==> run a: inputs <==
==> flow/design.v <==
`timescale 1ns / 1ps
module fbindct_8bit #(
  parameter IN_WIDTH = 8,                                  
  parameter INT_BITS = 6,                                  
  parameter FRAC_BITS = 6,                                 
  parameter INTER_WIDTH = IN_WIDTH + INT_BITS + FRAC_BITS, 
  parameter OUT_WIDTH = 20                                 
)(
  input                                        clk,
  input                                        rst,
  input signed [8*IN_WIDTH-1:0]                x_in,         
  input                                        ready_in,     
  input                                        load,         
  output                                       valid_out,    
  output signed [8*OUT_WIDTH-1:0]              y_out         
);
parameter [1:0] IDLE = 2'b00;
parameter [1:0] WAIT = 2'b01;
parameter [1:0] SEND = 2'b10;
reg [1:0] state;
parameter [1:0] STAGE1 = 2'b00;
parameter [1:0] STAGE2 = 2'b01;
parameter [1:0] STAGE3 = 2'b10;
parameter [1:0] STAGE4 = 2'b11;
reg [1:0] stage;
reg signed [IN_WIDTH-1:0] x_reg_0, x_reg_1, x_reg_2, x_reg_3, x_reg_4, x_reg_5, x_reg_6, x_reg_7;
reg done;
assign valid_out = done;
always @(posedge clk) begin : state_machine
  if (rst) begin
    state <= IDLE;
    stage <= STAGE1;
    done <= 1'b0;
    x_reg_0 <= 0;
    x_reg_1 <= 0;
    x_reg_2 <= 0;
    x_reg_3 <= 0;
    x_reg_4 <= 0;
    x_reg_5 <= 0;
    x_reg_6 <= 0;
    x_reg_7 <= 0;
  end else begin
    case (state)
      IDLE: begin
        if(load) begin
          x_reg_0 <= x_in[1*IN_WIDTH-1:0*IN_WIDTH];
          x_reg_1 <= x_in[2*IN_WIDTH-1:1*IN_WIDTH];
          x_reg_2 <= x_in[3*IN_WIDTH-1:2*IN_WIDTH];
          x_reg_3 <= x_in[4*IN_WIDTH-1:3*IN_WIDTH];
          x_reg_4 <= x_in[5*IN_WIDTH-1:4*IN_WIDTH];
          x_reg_5 <= x_in[6*IN_WIDTH-1:5*IN_WIDTH];
          x_reg_6 <= x_in[7*IN_WIDTH-1:6*IN_WIDTH];
          x_reg_7 <= x_in[8*IN_WIDTH-1:7*IN_WIDTH];
          state <= WAIT;
        end
      end
      WAIT: begin
        case (stage)
          STAGE1: begin 
            stage <= STAGE2;
            done <= 1'b0;
          end
          STAGE2: stage <= STAGE3;
          STAGE3: stage <= STAGE4;
          STAGE4: begin 
            state <= SEND;
            stage <= STAGE1;
            done <= 1'b1;
          end
          default : begin 
            stage <= STAGE1;
          end
        endcase
      end
      SEND: begin
        if(ready_in) begin
          state <= IDLE;
          done <= 1'b0;
        end
      end
      default: state <= IDLE;
    endcase
  end
end
reg signed [INTER_WIDTH-1:0] a_reg_0, a_reg_1, a_reg_2, a_reg_3, a_reg_4, a_reg_5, a_reg_6, a_reg_7;
wire signed [INTER_WIDTH-1:0] a_wire_0, a_wire_1, a_wire_2, a_wire_3, a_wire_4, a_wire_5, a_wire_6, a_wire_7;
assign a_wire_0 = (x_reg_0 + x_reg_7) << FRAC_BITS;
assign a_wire_1 = (x_reg_1 + x_reg_6) << FRAC_BITS;
assign a_wire_2 = (x_reg_2 + x_reg_5) << FRAC_BITS;
assign a_wire_3 = (x_reg_3 + x_reg_4) << FRAC_BITS;
assign a_wire_4 = (x_reg_3 - x_reg_4) << FRAC_BITS;
assign a_wire_5 = (x_reg_2 - x_reg_5) << FRAC_BITS;
assign a_wire_6 = (x_reg_1 - x_reg_6) << FRAC_BITS;
assign a_wire_7 = (x_reg_0 - x_reg_7) << FRAC_BITS;
always @(posedge clk) begin : stage1
  if(rst) begin
    a_reg_0 <= 0;
    a_reg_1 <= 0;
    a_reg_2 <= 0;
    a_reg_3 <= 0;
    a_reg_4 <= 0;
    a_reg_5 <= 0;
    a_reg_6 <= 0;
    a_reg_7 <= 0;
  end else if(stage == STAGE1) begin
    a_reg_0 <= a_wire_0;
    a_reg_1 <= a_wire_1;
    a_reg_2 <= a_wire_2;
    a_reg_3 <= a_wire_3;
    a_reg_4 <= a_wire_4;
    a_reg_5 <= a_wire_5;
    a_reg_6 <= a_wire_6;
    a_reg_7 <= a_wire_7;
  end
end
reg signed [INTER_WIDTH-1:0] b_reg_0, b_reg_1;
wire signed [INTER_WIDTH-1:0] b_wire_0, b_wire_1;
assign b_wire_0 = (a_reg_5>>>2) + (a_reg_5>>>3) + a_reg_6;             
assign b_wire_1 = (b_wire_0>>>1) + (b_wire_0>>>3) - a_reg_5;           
always @(posedge clk) begin : stage2
  if(rst) begin
    b_reg_0 <= 0;
    b_reg_1 <= 0;
  end else if(stage == STAGE2) begin
    b_reg_0 <= b_wire_0;
    b_reg_1 <= b_wire_1;
  end
end
reg signed [INTER_WIDTH-1:0] c_reg_0, c_reg_1, c_reg_2, c_reg_3, c_reg_4, c_reg_5, c_reg_6, c_reg_7;
wire signed [INTER_WIDTH-1:0] c_wire_0, c_wire_1, c_wire_2, c_wire_3, c_wire_4, c_wire_5, c_wire_6, c_wire_7;
assign c_wire_0 = a_reg_0 + a_reg_3;
assign c_wire_1 = a_reg_2 + a_reg_1;
assign c_wire_2 = a_reg_1 - a_reg_2;
assign c_wire_3 = a_reg_0 - a_reg_3;
assign c_wire_4 = a_reg_4 + b_reg_1;
assign c_wire_5 = a_reg_4 - b_reg_1;
assign c_wire_6 = a_reg_7 - b_reg_0;
assign c_wire_7 = b_reg_0 + a_reg_7;
always @(posedge clk) begin : stage3 
  if(rst) begin
    c_reg_0 <= 0;
    c_reg_1 <= 0;
    c_reg_2 <= 0;
    c_reg_3 <= 0;
    c_reg_4 <= 0;
    c_reg_5 <= 0;
    c_reg_6 <= 0;
    c_reg_7 <= 0;
  end else if(stage == STAGE3) begin
    c_reg_0 <= c_wire_0;
    c_reg_1 <= c_wire_1;
    c_reg_2 <= c_wire_2;
    c_reg_3 <= c_wire_3;
    c_reg_4 <= c_wire_4;
    c_reg_5 <= c_wire_5;
    c_reg_6 <= c_wire_6;
    c_reg_7 <= c_wire_7;
  end
end
reg signed [INTER_WIDTH-1:0] d_reg_0, d_reg_1, d_reg_2, d_reg_3, d_reg_4, d_reg_5, d_reg_6;
wire signed [INTER_WIDTH-1:0] d_wire_0, d_wire_1, d_wire_2, d_wire_3, d_wire_4, d_wire_5, d_wire_6;
assign d_wire_0 = c_reg_0 + c_reg_1;                                          
assign d_wire_1 = (d_wire_0>>>1) - c_reg_1;                                   
assign d_wire_2 = c_reg_2 - ((c_reg_3>>>2) + (c_reg_3>>>3));                 
assign d_wire_3 = c_reg_3 + (d_wire_2>>>2) + (d_wire_2>>>3);                 
assign d_wire_4 = c_reg_4 - (c_reg_7>>>3);                                    
assign d_wire_5 = c_reg_5 + (c_reg_6>>>1) + (c_reg_6>>>2) + (c_reg_6>>>3);  
assign d_wire_6 = c_reg_6 - (d_wire_5>>>1);                                   
always @(posedge clk) begin : stage4 
  if(rst) begin
    d_reg_0 <= 0;
    d_reg_1 <= 0;
    d_reg_2 <= 0;
    d_reg_3 <= 0;
    d_reg_4 <= 0;
    d_reg_5 <= 0;
    d_reg_6 <= 0;
  end else if(stage == STAGE4) begin
    d_reg_0 <= d_wire_0;
    d_reg_1 <= d_wire_1;
    d_reg_2 <= d_wire_2;
    d_reg_3 <= d_wire_3;
    d_reg_4 <= d_wire_4;
    d_reg_5 <= d_wire_5;
    d_reg_6 <= d_wire_6;
  end
end
reg [INTER_WIDTH-1:0] c_reg7_delay;
always @(posedge clk) begin : delay_c_reg
  if (rst) begin
    c_reg7_delay <= 1'b0;
  end else begin
    c_reg7_delay <= c_reg_7;
  end
end
assign y_out[1*OUT_WIDTH-1:0*OUT_WIDTH] = d_reg_0;
assign y_out[2*OUT_WIDTH-1:1*OUT_WIDTH] = c_reg7_delay;
assign y_out[3*OUT_WIDTH-1:2*OUT_WIDTH] = d_reg_3;
assign y_out[4*OUT_WIDTH-1:3*OUT_WIDTH] = d_reg_6;
assign y_out[5*OUT_WIDTH-1:4*OUT_WIDTH] = d_reg_1;
assign y_out[6*OUT_WIDTH-1:5*OUT_WIDTH] = d_reg_5;
assign y_out[7*OUT_WIDTH-1:6*OUT_WIDTH] = d_reg_2;
assign y_out[8*OUT_WIDTH-1:7*OUT_WIDTH] = d_reg_4;
endmodule
==> flow/run.sh <==
#!/bin/bash
# the make line also repeats each setting of config.mk as NAME=value (left out here)
make -C /OpenROAD-flow-scripts/flow DESIGN_CONFIG=/design/flow/config.mk WORK_HOME=/design/flow/orfs CLKGATE_MAP_FILE= finish
==> flow/config.mk <==
export PLATFORM = sky130hd
export DESIGN_NAME = fbindct_8bit
export DESIGN_NICKNAME = fbindct_8bit
export VERILOG_FILES = /design/flow/design.v
export SDC_FILE = /design/flow/constraint.sdc
export NUM_CORES = 4
export LEC_CHECK = 0
export CAP_MARGIN = 20
export CELL_PAD_IN_SITES_DETAIL_PLACEMENT = 2
export CELL_PAD_IN_SITES_GLOBAL_PLACEMENT = 3
export CORE_MARGIN = 2
export CORE_UTILIZATION = 67
export GPL_TIMING_DRIVEN = 0
export MAX_ROUTING_LAYER = met4
export SLEW_MARGIN = 10
export TNS_END_PERCENT = 65
==> flow/constraint.sdc <==
create_clock -name core_clock -period 10.0 [get_ports {clk}]
set_input_delay 2.0000 -clock core_clock [delete_from_list [all_inputs] [get_ports {clk}]]
set_output_delay 2.0000 -clock core_clock [all_outputs]
set_load 0.01 [all_outputs]
==> inputs of run b, as changes to run a <==
==> flow/config.mk (replaced) <==
export PLATFORM = sky130hd
export DESIGN_NAME = fbindct_8bit
export DESIGN_NICKNAME = fbindct_8bit
export VERILOG_FILES = /design/flow/design.v
export SDC_FILE = /design/flow/constraint.sdc
export NUM_CORES = 4
export LEC_CHECK = 0
export CAP_MARGIN = 20
export CORE_MARGIN = 2
export CORE_UTILIZATION = 61
export SETUP_SLACK_MARGIN = 0.61
export SLEW_MARGIN = 20
export TNS_END_PERCENT = 5
==> flow/constraint.sdc (replaced) <==
create_clock -name core_clock -period 4.83 [get_ports {clk}]
set_input_delay 0.9660 -clock core_clock [delete_from_list [all_inputs] [get_ports {clk}]]
set_output_delay 0.9660 -clock core_clock [all_outputs]
set_load 0.01 [all_outputs]
==> inputs of run c, as changes to run a <==
==> flow/config.mk (replaced) <==
export PLATFORM = sky130hd
export DESIGN_NAME = fbindct_8bit
export DESIGN_NICKNAME = fbindct_8bit
export VERILOG_FILES = /design/flow/design.v
export SDC_FILE = /design/flow/constraint.sdc
export NUM_CORES = 4
export LEC_CHECK = 0
export ABC_AREA = 0
export CAP_MARGIN = 0
export CELL_PAD_IN_SITES_DETAIL_PLACEMENT = 0
export CORE_MARGIN = 4
export CORE_UTILIZATION = 72
export CTS_CLUSTER_SIZE = 21
export HOLD_SLACK_MARGIN = 0.3
export MAX_ROUTING_LAYER = met5
export SETUP_SLACK_MARGIN = -0.33
export SLEW_MARGIN = 20
==> flow/constraint.sdc (replaced) <==
create_clock -name core_clock -period 6.46 [get_ports {clk}]
set_input_delay 1.2920 -clock core_clock [delete_from_list [all_inputs] [get_ports {clk}]]
set_output_delay 1.2920 -clock core_clock [all_outputs]
set_load 0.01 [all_outputs]
==> qor summary <==
	run b	run c	run a
VDD IR max	711 uV	538 uV	-
Slack of the worst reg-to-reg path	-0.45 ns	0.40 ns	-
Setup slack at placement	-0.560 ns	0.504 ns	-
Root Driver	sky130_fd_sc_hd__clkbuf_16	sky130_fd_sc_hd__clkbuf_16	-
Relative max-transition margin	0.453	0.228	-
Heaviest power group	combinational cells	combinational cells	-
Remaining number of nets flagged by the antenna check after routing	0	0	-
Clk slew on worst S/H paths	0.06 ns	0.06 ns	-
Final Util	0.751	0.833	-
Result of the run	failed layout checks	finished clean	stopped before the end
Failing step	-	-	3_1_place_gp_skip_io
Reasons for failing layout checks	negative setup slack	-	-
Unrepaired setup endpoints after global routing	yes	no	-
Power density of the placed cells	534 nW/um2	378 nW/um2	-
Final-layout worst hold slack	0.466 ns	0.469 ns	-
Final count of pins violating max slew	0	0	-
Final setup fails	6	0	-
1st-pass router iterations	5	8	-
No activity file was given, so power comes from the tool's default toggle rates.
